==> inputs of trial 91 <==
Design SP, start of the top module:
module SP(
	clk,
	rst_n,
	in_valid,
	in_data,
	in_mode,
	out_valid,
	out_data
);
input clk, rst_n, in_valid;
input [2:0] in_mode;
input [8:0] in_data;
output reg out_valid;
output reg [8:0] out_data;
integer i;
genvar idx;
parameter STATE_IDLE = 3'd0 ;
parameter STATE_MInv = 3'd1 ;
parameter STATE_MMul = 3'd2 ;
parameter STATE_Sort = 3'd3 ;
parameter STATE_Sum  = 3'd4 ;
parameter STATE_OUTPT= 3'd5 ;
reg [2:0] current_state, next_state;
reg [2:0] data_cnt;
reg [2:0] mode;
reg [8:0] a[0:5], b[0:5], c[0:5], d[0:5], e[0:5];
wire [8:0] next_c, next_e;
reg has_sent_b;
wire out_valid_b;
wire [8:0] next_b;
reg has_sent_mod;
reg [1:0] mm_stage;
wire [17:0] mul_in_s0[0:2], mul_in_s1[0:2];
reg [17:0] mul_in[0:2];
wire mul_out_valid[0:2];
wire [8:0] mul_out[0:2];
reg is_mod_finish[0:2];
wire is_all_mod_finish;
reg  [8:0] mul_out_s0[0:2], mul_out_s1[0:2];
reg flag_sort1, flag_sort2;
wire [8:0] next_d0, next_d1, next_d2, next_d3, next_d4, next_d5;
always @(posedge clk or negedge rst_n) begin
	if (!rst_n) 	current_state <= STATE_IDLE ;
	else 			current_state <= next_state ;
end
always @(*) begin
	next_state = current_state ;
	case(current_state)
		STATE_IDLE: begin
			if (data_cnt==6) begin
				if (mode[0]==1) 		next_state = STATE_MInv ;
				else if (mode[1]==1)	next_state = STATE_MMul ;
				else if (mode[2]==1)	next_state = STATE_Sort ;
				else 					next_state = STATE_Sum ;
			end
		end
		STATE_MInv: begin
			if (data_cnt==6) begin
				if (mode[1]==1)			next_state = STATE_MMul ;
				else if (mode[2]==1)	next_state = STATE_Sort ;
				else 					next_state = STATE_Sum ;
			end
		end
		STATE_MMul: begin
			if (mm_stage==3 && is_all_mod_finish==1) begin
				if (mode[2]==1)			next_state = STATE_Sort ;
				else 					next_state = STATE_Sum ;
			end
		end
		STATE_Sort:	if (flag_sort2==1)	next_state = STATE_Sum ;
		STATE_Sum: 	if (mm_stage==1 && is_all_mod_finish==1) 	next_state = STATE_OUTPT ;
		STATE_OUTPT:	if (data_cnt==6)	next_state = STATE_IDLE ;
	endcase
end
always @(posedge clk or negedge rst_n) begin
	if (!rst_n) 	has_sent_b <= 0 ;
	else begin
		if (next_state==STATE_MInv) begin
  ...
Settings: LEC_CHECK=0, CAP_MARGIN=0, CELL_PAD_IN_SITES_DETAIL_PLACEMENT=0, CORE_ASPECT_RATIO=0.99, CORE_MARGIN=2, CORE_UTILIZATION=72, CTS_CLUSTER_SIZE=73, HOLD_SLACK_MARGIN=0.29, PLACE_DENSITY_LB_ADDON=0.0, SETUP_SLACK_MARGIN=2.11, SLEW_MARGIN=20, TNS_END_PERCENT=100; clock period 7.44 ns.
run.sh (not shown) runs the stock make flow with config.mk's settings and CLKGATE_MAP_FILE=.
==> inputs of trial 39, as changes to trial 91 <==
- CELL_PAD_IN_SITES_DETAIL_PLACEMENT: 0 -> default
- CORE_ASPECT_RATIO: 0.99 -> default
- CTS_CLUSTER_SIZE: 73 -> default
- HOLD_SLACK_MARGIN: 0.29 -> default
- MAX_ROUTING_LAYER: default -> met4
- PLACE_DENSITY: default -> 0.63
- PLACE_DENSITY_LB_ADDON: 0.0 -> default
- SETUP_SLACK_MARGIN: 2.11 -> default
- TNS_END_PERCENT: 100 -> default
==> flow/constraint.sdc (replaced) <==
create_clock -name core_clock -period 8.32 [get_ports {clk}]
set_input_delay 1.6640 -clock core_clock [delete_from_list [all_inputs] [get_ports {clk}]]
set_output_delay 1.6640 -clock core_clock [all_outputs]
set_load 0.01 [all_outputs]
==> inputs of trial 12, as changes to trial 91 <==
- CAP_MARGIN: 0 -> 35
- CELL_PAD_IN_SITES_DETAIL_PLACEMENT: 0 -> 1
- CORE_ASPECT_RATIO: 0.99 -> default
- CORE_MARGIN: 2 -> 6
- CORE_UTILIZATION: 72 -> 40
- CTS_CLUSTER_DIAMETER: default -> 275
- CTS_CLUSTER_SIZE: 73 -> 100
- GPL_ROUTABILITY_DRIVEN: default -> 0
- GPL_TIMING_DRIVEN: default -> 0
- HOLD_SLACK_MARGIN: 0.29 -> default
- PLACE_DENSITY: default -> 0.77
- PLACE_DENSITY_LB_ADDON: 0.0 -> default
- SETUP_SLACK_MARGIN: 2.11 -> -0.53
- TNS_END_PERCENT: 100 -> default
==> flow/constraint.sdc (replaced) <==
create_clock -name core_clock -period 7.31 [get_ports {clk}]
set_input_delay 1.4620 -clock core_clock [delete_from_list [all_inputs] [get_ports {clk}]]
set_output_delay 1.4620 -clock core_clock [all_outputs]
set_load 0.01 [all_outputs]
==> inputs of trial 92, as changes to trial 91 <==
- ABC_AREA: default -> 1
- CAP_MARGIN: 0 -> 20
- CELL_PAD_IN_SITES_DETAIL_PLACEMENT: 0 -> default
- CORE_ASPECT_RATIO: 0.99 -> default
- CTS_CLUSTER_SIZE: 73 -> default
- HOLD_SLACK_MARGIN: 0.29 -> default
- PLACE_DENSITY_LB_ADDON: 0.0 -> default
- SETUP_SLACK_MARGIN: 2.11 -> 0.38
- TNS_END_PERCENT: 100 -> default
==> flow/constraint.sdc (replaced) <==
create_clock -name core_clock -period 3.08 [get_ports {clk}]
set_input_delay 0.6160 -clock core_clock [delete_from_list [all_inputs] [get_ports {clk}]]
set_output_delay 0.6160 -clock core_clock [all_outputs]
set_load 0.01 [all_outputs]
==> summary of the runs <==
Trial 12 failed in 5_1_grt (GRT-0116). Trial 91 ran to the end with violations: setup timing. Trial 39 completed with no timing, DRC or antenna violations. Trial 92 died in 5_1_grt. In trial 91 the via count is higher than in trial 39, by 5.9%. Between trial 39 and trial 91, the lower cell count is in trial 39 (gap about 4%, measured against trial 91). Of trial 91 and trial 39, trial 91 has the higher core utilization (gap 6.0 points). Sequential power: trial 39 is smaller than trial 91 (about 8%). Against trial 39, the register-to-register slack of trial 91 is worse by 0.37 ns.
No activity file was given, so power comes from the tool's default toggle rates.
